==> inputs of run a <==
Design main, start of the top module:
module main(
    input clk,
    input rst,
    input btnl,
	 input btnd,
	 input btnr,
	 input btnp,
	 input [3:0] speed,
    output [7:0] led,
	 output [6:0] seg,
	 output [3:0] an
    );
Settings: LEC_CHECK=0, ABC_AREA=1, CAP_MARGIN=20, CORE_MARGIN=2, CORE_UTILIZATION=72, CTS_CLUSTER_DIAMETER=356, CTS_CLUSTER_SIZE=14, HOLD_SLACK_MARGIN=0.29, PLACE_DENSITY_LB_ADDON=0.06, SETUP_SLACK_MARGIN=0.28, SLEW_MARGIN=20; clock period 2.27 ns.
run.sh (not shown) runs the stock make flow with config.mk's settings and CLKGATE_MAP_FILE=.
==> run b: changes against run a <==
- ABC_AREA: 1 -> default
- CELL_PAD_IN_SITES_DETAIL_PLACEMENT: default -> 1
- CORE_ASPECT_RATIO: default -> 0.51
- CORE_MARGIN: 2 -> 5
- CORE_UTILIZATION: 72 -> 40
- CTS_CLUSTER_DIAMETER: 356 -> default
- CTS_CLUSTER_SIZE: 14 -> default
- HOLD_SLACK_MARGIN: 0.29 -> default
- PLACE_DENSITY_LB_ADDON: 0.06 -> default
- SETUP_SLACK_MARGIN: 0.28 -> default
==> flow/constraint.sdc (replaced) <==
create_clock -name core_clock -period 10.0 [get_ports {clk}]
set_input_delay 2.0000 -clock core_clock [delete_from_list [all_inputs] [get_ports {clk}]]
set_output_delay 2.0000 -clock core_clock [all_outputs]
set_load 0.01 [all_outputs]
==> git commit body <==
Update PnR metrics after Yosys + OpenROAD run

* Flop share of the area: 41.58%
* Actual transition at the worst max-transition pin: 730.2 ps
- The cell-mix breakdown from Yosys lists the simple-gate area share as 28.95%.
- The number of placed instances, taps included, is approximately 1.3k.
* Tally of clock buffers in the finished layout: 19
- Run status: complete, no violations
* Share of the cycle needed by the critical path after routing: 85.60%
- At the end of the flow, the number of nets in the layout was 1251.
* Met1 layer wirelength in the final routing: between 6 and 7 mm
- Per the layout area report, the register area comes to 4031 um^2.
* CP most frequent cell: nand2_1
* Critical path's largest stage delay: 350 ps
- Power spread over the standard cell area amounts to 658.1 nW/um^2.
* Critical path fanouts, max: 6
- In this run, the clock network consumes 41.6% of the power.
- The routed design uses 7.187 mm of met2 wire.
* Switch Pwr: 1286 uW
- XORs/XNORs by Area: 2.287%
- Synth cell types: around 47
(the above is from run a)
==> git commit body <==
Update PnR metrics after Yosys + OpenROAD run

* Critical path's largest stage delay: 630 ps
- Per report_power, the clock group accounts for 47.5% of the total.
- After detailed routing, the wire length on met1 is 10.14 mm.
- The analysis attributes to net switching a power of between 300 and 400 uW.
* Synth cell types: about 61
- Looking at the max-slew report, the worst-margin pin has a slew of about 900 ps.
- XORs/XNORs by Area: roughly a tenth
* Power per Cell Area: 166.0 nW/um^2
- After layout, the worst path uses 38.40% of the clock period.
* Register area: about 4000 um^2
- The flow ran to the end and the layout has no timing, DRC or antenna violations.
- Amount of wire on met2 after detailed routing: 7.339 mm
(the above is from run b)

========
==> run B: inputs <==
main again, from the RTL that the note above started with.
clock: 10.0 ns
lec_check: 0
abc_area: 1
cap_margin: 20
cell_pad_in_sites_global_placement: 1
core_aspect_ratio: 0.55
core_margin: 7
core_utilization: 40
cts_cluster_diameter: 77
gpl_routability_driven: 0
gpl_timing_driven: 0
hold_slack_margin: 0.24
place_density_lb_addon: 0.02
setup_slack_margin: -0.24
slew_margin: 40
tns_end_percent: 100
==> run X: changes against run B <==
==> flow/config.mk (replaced) <==
export PLATFORM = sky130hd
export DESIGN_NAME = main
export DESIGN_NICKNAME = main
export VERILOG_FILES = /design/flow/design.v
export SDC_FILE = /design/flow/constraint.sdc
export NUM_CORES = 4
export LEC_CHECK = 0
export ABC_AREA = 1
export CAP_MARGIN = 20
export CORE_MARGIN = 2
export CORE_UTILIZATION = 72
export CTS_CLUSTER_DIAMETER = 366
export CTS_CLUSTER_SIZE = 10
export PLACE_DENSITY_LB_ADDON = 0.0
export SETUP_SLACK_MARGIN = 0.7
export SLEW_MARGIN = 20
==> flow/constraint.sdc (replaced) <==
create_clock -name core_clock -period 2.37 [get_ports {clk}]
set_input_delay 0.4740 -clock core_clock [delete_from_list [all_inputs] [get_ports {clk}]]
set_output_delay 0.4740 -clock core_clock [all_outputs]
set_load 0.01 [all_outputs]
==> run P: changes against run B <==
==> flow/config.mk (replaced) <==
export PLATFORM = sky130hd
export DESIGN_NAME = main
export DESIGN_NICKNAME = main
export VERILOG_FILES = /design/flow/design.v
export SDC_FILE = /design/flow/constraint.sdc
export NUM_CORES = 4
export LEC_CHECK = 0
export CAP_MARGIN = 20
export CORE_MARGIN = 2
export CORE_UTILIZATION = 72
export SETUP_SLACK_MARGIN = -0.19
export SLEW_MARGIN = 20
==> flow/constraint.sdc (replaced) <==
create_clock -name core_clock -period 2.34 [get_ports {clk}]
set_input_delay 0.4680 -clock core_clock [delete_from_list [all_inputs] [get_ports {clk}]]
set_output_delay 0.4680 -clock core_clock [all_outputs]
set_load 0.01 [all_outputs]
==> run Z: changes against run B <==
==> flow/config.mk (replaced) <==
export PLATFORM = sky130hd
export DESIGN_NAME = main
export DESIGN_NICKNAME = main
export VERILOG_FILES = /design/flow/design.v
export SDC_FILE = /design/flow/constraint.sdc
export NUM_CORES = 4
export LEC_CHECK = 0
export ABC_AREA = 0
export CAP_MARGIN = 20
export CELL_PAD_IN_SITES_DETAIL_PLACEMENT = 1
export CELL_PAD_IN_SITES_GLOBAL_PLACEMENT = 3
export CORE_ASPECT_RATIO = 0.55
export CORE_MARGIN = 5
export CORE_UTILIZATION = 16
export CTS_CLUSTER_SIZE = 16
export GPL_ROUTABILITY_DRIVEN = 0
export GPL_TIMING_DRIVEN = 0
export MAX_ROUTING_LAYER = met4
export MIN_ROUTING_LAYER = met1
export PLACE_DENSITY_LB_ADDON = 0.07
export SLEW_MARGIN = 0
==> flow/constraint.sdc (replaced) <==
create_clock -name core_clock -period 2.79 [get_ports {clk}]
set_input_delay 0.5580 -clock core_clock [delete_from_list [all_inputs] [get_ports {clk}]]
set_output_delay 0.5580 -clock core_clock [all_outputs]
set_load 0.01 [all_outputs]
==> flow_summary.rst <==
Flow metrics
------------

.. list-table::
   :header-rows: 1

   * - Metric
     - Value
   * - Delay of the slowest cell on the worst path
     - 410 ps
   * - Met2 wirelength from detailed routing
     - 8202 um
   * - Max power group
     - clock
   * - Leakage power of the design
     - 3.644 nW
   * - Cell Count, Final, Fillers Out
     - roughly 1700
   * - Min Tclk post-route
     - approximately 2600 ps
   * - Share of synthesized cell area in full adder, half adder and majority cells
     - 0.05081
   * - Run status
     - complete, no violations
   * - Area growth, synth to finish
     - 23.35%
   * - Setup repair after global routing missed its margin
     - no
   * - Final setup viols
     - 0
   * - Worst r2r path cells
     - 12
   * - Period utilisation layout
     - 0.9265
   * - Standard cell with the maximum stage delay on the critical path
     - sky130_fd_sc_hd__fa_1
   * - CP Class
     - flip-flop to flip-flop
[end of results for run Z]
==> flow_summary.rst <==
Flow metrics
------------

.. list-table::
   :header-rows: 1

   * - Metric
     - Value
   * - Standard cell with the maximum stage delay on the critical path
     - sky130_fd_sc_hd__clkdlybuf4s50_1
   * - Share of synthesized cell area in full adder, half adder and majority cells
     - 0.04915
   * - Worst r2r path cells
     - 14
   * - Area growth, synth to finish
     - 14.87%
   * - Leakage power of the design
     - 3.958 nW
   * - Overall die area
     - between 0.02 and 0.03 mm^2
   * - Max power group
     - sequential cells
   * - Met2 wirelength from detailed routing
     - between 5000 and 6000 um
   * - Min Tclk post-route
     - 3524 ps
   * - Delay of the slowest cell on the worst path
     - 540 ps
   * - Setup repair after global routing missed its margin
     - no
   * - Run status
     - complete, no violations
   * - Final setup viols
     - 0
   * - Period utilisation layout
     - 0.3524
[end of results for run B]
==> flow_summary.rst <==
Flow metrics
------------

.. list-table::
   :header-rows: 1

   * - Metric
     - Value
   * - Share of synthesized cell area in full adder, half adder and majority cells
     - 0.05081
   * - Final setup viols
     - 6
   * - Delay of the slowest cell on the worst path
     - 460 ps
   * - Area growth, synth to finish
     - 13.64%
   * - Period utilisation layout
     - 1.027
   * - Max power group
     - sequential cells
   * - Reasons for failing layout checks
     - setup timing
   * - Cell Count, Final, Fillers Out
     - 1138
   * - Run status
     - finished with violations
   * - Leakage power of the design
     - 3.610 nW
   * - Post-layout worst setup margin
     - -64.08 ps
[end of results for run P]
==> flow_summary.rst <==
Flow metrics
------------

.. list-table::
   :header-rows: 1

   * - Metric
     - Value
   * - Share of synthesized cell area in full adder, half adder and majority cells
     - 0.04915
   * - Min Tclk post-route
     - ~1900 ps
   * - Vias after detailed routing
     - 7397
   * - Period utilisation layout
     - 0.7969
   * - Setup repair after global routing missed its margin
     - yes
   * - CP Class
     - flip-flop to flip-flop
   * - Area growth, synth to finish
     - 14.77%
   * - Delay of the slowest cell on the worst path
     - ~360 ps
   * - Met2 wirelength from detailed routing
     - 8842 um
   * - Final setup viols
     - 0
   * - I/O Buffers
     - 26
   * - Run status
     - complete, no violations
   * - Post-layout worst setup margin
     - 481.5 ps
   * - Standard cell with the maximum stage delay on the critical path
     - sky130_fd_sc_hd__dfxtp_4
   * - Number of stages on the worst hold path
     - 2
   * - Power Sequential
     - between 3 and 4 mW
   * - Leakage power of the design
     - slightly above 4 nW
   * - Global placement routability congestion
     - 0.8744
   * - Max power group
     - sequential cells
   * - Worst r2r path cells
     - 12
[end of results for run X]
Power and IR drop assume default switching activity.
